## LMFE
module LMFE ( clk, reset, Din, in_en, busy, out_valid, Dout, mem_cen, mem_wen, mem_addr, mem_d, mem_q);
input   clk;
input   reset;
input   in_en;
output  busy;
output  out_valid;
input   [7:0]  Din;
output  [7:0]  Dout;
output  mem_cen;
output  mem_wen;
output  [9:0]  mem_addr;
output  [7:0]  mem_d;
input   [7:0]  mem_q;
wire [7:0] med_d_w;
wire med_en_w;
wire med_del_w;
wire newline_w;
control MainCT( .clk(clk), .rst(reset), .data_in(Din), .in_en(in_en), .busy(busy), .med_data(med_d_w), .med_en(med_en_w), .med_del(med_del_w), .cen(mem_cen), .wen(mem_wen), .addr(mem_addr), .memd(mem_d), .memq(mem_q), .out_valid(out_valid), .newline(newline_w));
insert_sort med(.clk(clk), .rst(reset) , .data_valid(med_en_w) , .data_in(med_d_w), .data_out(Dout), .del_valid(med_del_w), .newline(newline_w)); 
endmodule
clock: 5.38 ns
lec_check: 0
abc_area: 1
cap_margin: 20
core_aspect_ratio: 0.92
core_margin: 2
core_utilization: 72
cts_cluster_diameter: 320
cts_cluster_size: 10
setup_slack_margin: 1.59
slew_margin: 20
tns_end_percent: 10
run.sh (not shown) runs the stock make flow with config.mk's settings and CLKGATE_MAP_FILE=.
Edit:
- CORE_ASPECT_RATIO: 0.92 -> default
- CTS_CLUSTER_DIAMETER: 320 -> 371
- CTS_CLUSTER_SIZE: 10 -> 15
- PLACE_DENSITY_LB_ADDON: default -> 0.01
- SETUP_SLACK_MARGIN: 1.59 -> default
- TNS_END_PERCENT: 10 -> default
- clock period: 5.38 -> 2.82 ns (I/O delays scaled with it)
This time the run finished but fails on negative setup slack.
Wire length grows by 12%.
Design area rose by 11%.
Maximum frequency is higher by 24%.
Die size hardly moves.
Setup slack gets worse by 1.8 ns.
Register-to-register slack is worse by 1.8 ns.
Worst hold slack loses 0.073 ns.
Edit:
- CORE_UTILIZATION: 72 -> 70
- CTS_CLUSTER_SIZE: 15 -> 53
- SETUP_SLACK_MARGIN: default -> 0.75
With this change the flow aborted during 5_1_grt.
Die size rose by 2.8%.
Area after synthesis does not change.
Synthesized cell count does not change.
Edit:
- ABC_AREA: 1 -> default
- CORE_UTILIZATION: 70 -> 65
- CTS_CLUSTER_DIAMETER: 371 -> default
- CTS_CLUSTER_SIZE: 53 -> default
- PLACE_DENSITY_LB_ADDON: 0.01 -> default
- SETUP_SLACK_MARGIN: 0.75 -> default
- clock period: 2.82 -> 3.25 ns (I/O delays scaled with it)
Outcome: With this change the flow passed the timing, design-rule and antenna checks; die size rose by 8.6%; synthesized cell count fell by 15%; area after synthesis rose by 0.95%.

========
Starting RTL as in the previous note.
// LMFE
module LMFE ( clk, reset, Din, in_en, busy, out_valid, Dout, mem_cen, mem_wen, mem_addr, mem_d, mem_q);
export LEC_CHECK = 0
export ABC_AREA = 1
export CAP_MARGIN = 40
export CORE_MARGIN = 2
export CORE_UTILIZATION = 72
export CTS_CLUSTER_DIAMETER = 371
export CTS_CLUSTER_SIZE = 15
export HOLD_SLACK_MARGIN = 0.28
export PLACE_DENSITY = 0.73
export SLEW_MARGIN = 20
create_clock -name core_clock -period 2.82 [get_ports {clk}]
The baseline finished but failed the layout checks on negative setup slack.
Rerun with:
CAP_MARGIN = 20   (was 40)
CORE_UTILIZATION = 66   (was 72)
CTS_CLUSTER_DIAMETER = unset   (was 371)
CTS_CLUSTER_SIZE = 98   (was 15)
HOLD_SLACK_MARGIN = unset   (was 0.28)
PLACE_DENSITY = unset   (was 0.73)
clock period = 3.39 ns   (was 2.82 ns; I/O delays follow)
The new run passed the timing, design-rule and antenna checks; global-route usage went down by 4.2 points; setup slack gets better by 540 ps; worst hold slack is worse by 52 ps; critical path depth falls by 14; final area goes down by about 4%.
Rerun with:
ABC_AREA = unset   (was 1)
CORE_UTILIZATION = 40   (was 66)
CTS_CLUSTER_SIZE = unset   (was 98)
clock period = 4.21 ns   (was 3.39 ns; I/O delays follow)
Result:
- routed wire length came out lower by 2.9%
- core utilization came out lower by 29 points
Rerun with:
clock period = 6.0 ns   (was 4.21 ns; I/O delays follow)
The new run produced a clean layout.
Critical path depth drops by 2.
Setup slack improved by 1400 ps.
Final area drops by 1.4%.
Global-route usage drops by 0.35 points.
Routed wire length drops by about 2.3%.
Count of clock-buffer cells in the layout drops by 3.
Synthesized cell count is unchanged.
Hold slack is about the same.
Rerun with:
CELL_PAD_IN_SITES_GLOBAL_PLACEMENT = 3   (was unset)
GPL_ROUTABILITY_DRIVEN = 0   (was unset)
MIN_ROUTING_LAYER = met2   (was unset)
Outcome: The changed run finished but fails on design-rule violations. Worst setup slack loses 67 ps. Global-route usage climbs by 15 points. Register-to-register slack got worse by 20 ps. Die size does not change. Sequential share of layout area barely changes. Cell area stays flat. Hold slack improved by 3.6 ps. Critical path depth drops by 6. Fmax went down slightly. Area after synthesis stays the same.
Rerun with:
CELL_PAD_IN_SITES_GLOBAL_PLACEMENT = unset   (was 3)
CORE_UTILIZATION = 16   (was 40)
GPL_ROUTABILITY_DRIVEN = unset   (was 0)
MIN_ROUTING_LAYER = unset   (was met2)
clock period = 4.21 ns   (was 6.0 ns; I/O delays follow)
After rerunning: This time the run finished with timing, DRC and antenna clean. Non-clock buffer count is higher by 57. Area after synthesis stays the same. Final cell count grows by a quarter to a third. Utilization drops by 26 points. Sequential share of layout area is lower by 1.7 points. First-iteration DRC count went down by well over a third. Worst setup slack got worse by 1500 ps. Hold slack is about the same. Count of clock-buffer cells in the layout drops by 34.

========
LMFE again, from the RTL that the note above started with.
clock: 6.0 ns
lec_check: 0
cap_margin: 20
cell_pad_in_sites_global_placement: 1
core_margin: 10
core_utilization: 40
cts_cluster_size: 51
gpl_routability_driven: 0
hold_slack_margin: -0.06
max_routing_layer: met4
slew_margin: 20
tns_end_percent: 60
The baseline completed without violations.
Rerun with:
- ABC_AREA: default -> 1
- CELL_PAD_IN_SITES_DETAIL_PLACEMENT: default -> 2
- CELL_PAD_IN_SITES_GLOBAL_PLACEMENT: 1 -> 3
- CORE_MARGIN: 10 -> 7
- CTS_CLUSTER_SIZE: 51 -> default
- HOLD_SLACK_MARGIN: -0.06 -> 0.23
- MIN_ROUTING_LAYER: default -> met2
- PLACE_DENSITY_LB_ADDON: default -> 0.15
- TNS_END_PERCENT: 60 -> default
Cell area goes down by about 1.4%; wire length went up by about 30%; setup slack degrades by 0.44 ns; critical path depth stays the same; non-clock buffer count went down by 21; maximum frequency is lower by about 9%; worst hold slack got worse by 0.013 ns; first-iteration DRC count climbs to 4.0 times its value; die size drops by about 4.5%.
Rerun with:
- ABC_AREA: 1 -> default
- CELL_PAD_IN_SITES_DETAIL_PLACEMENT: 2 -> default
- CELL_PAD_IN_SITES_GLOBAL_PLACEMENT: 3 -> default
- CORE_MARGIN: 7 -> 2
- CORE_UTILIZATION: 40 -> 70
- GPL_ROUTABILITY_DRIVEN: 0 -> default
- HOLD_SLACK_MARGIN: 0.23 -> default
- MAX_ROUTING_LAYER: met4 -> default
- MIN_ROUTING_LAYER: met2 -> default
- PLACE_DENSITY_LB_ADDON: 0.15 -> default
- clock period: 6.0 -> 3.5 ns (I/O delays scaled with it)
Outcome: Worst setup slack gets worse by 1.2 ns; final area rose by about 1.6%; non-clock buffer count rose by 147; area after synthesis rose by 0.95%; wire length fell by about 30%; hold slack gets better by 0.013 ns; clock-buffer cell count fell by 21; synthesized cell count fell by 15%.
Rerun with:
- ABC_AREA: default -> 1
- CTS_CLUSTER_DIAMETER: default -> 371
- clock period: 3.5 -> 2.82 ns (I/O delays scaled with it)
After rerunning: This time the run completed, yet does not pass: setup timing; sequential share of layout area goes down by 1.6 points; clock-buffer cell count went down by 3; register-to-register slack gets worse by 0.38 ns; hold slack is worse by 0.14 ns; flip-flop count is unchanged.
Rerun with:
- CORE_UTILIZATION: 70 -> 72
- CTS_CLUSTER_DIAMETER: 371 -> default
- clock period: 2.82 -> 5.38 ns (I/O delays scaled with it)
The changed run ran to the end with no violations.
Area after synthesis does not change.
Final area drops by 9.2%.
Non-clock buffer count came out lower by 326.
Sequential share of layout area went up by 2.8 points.
Hold slack is better by 0.12 ns.
Routed wire length drops by 7.6%.
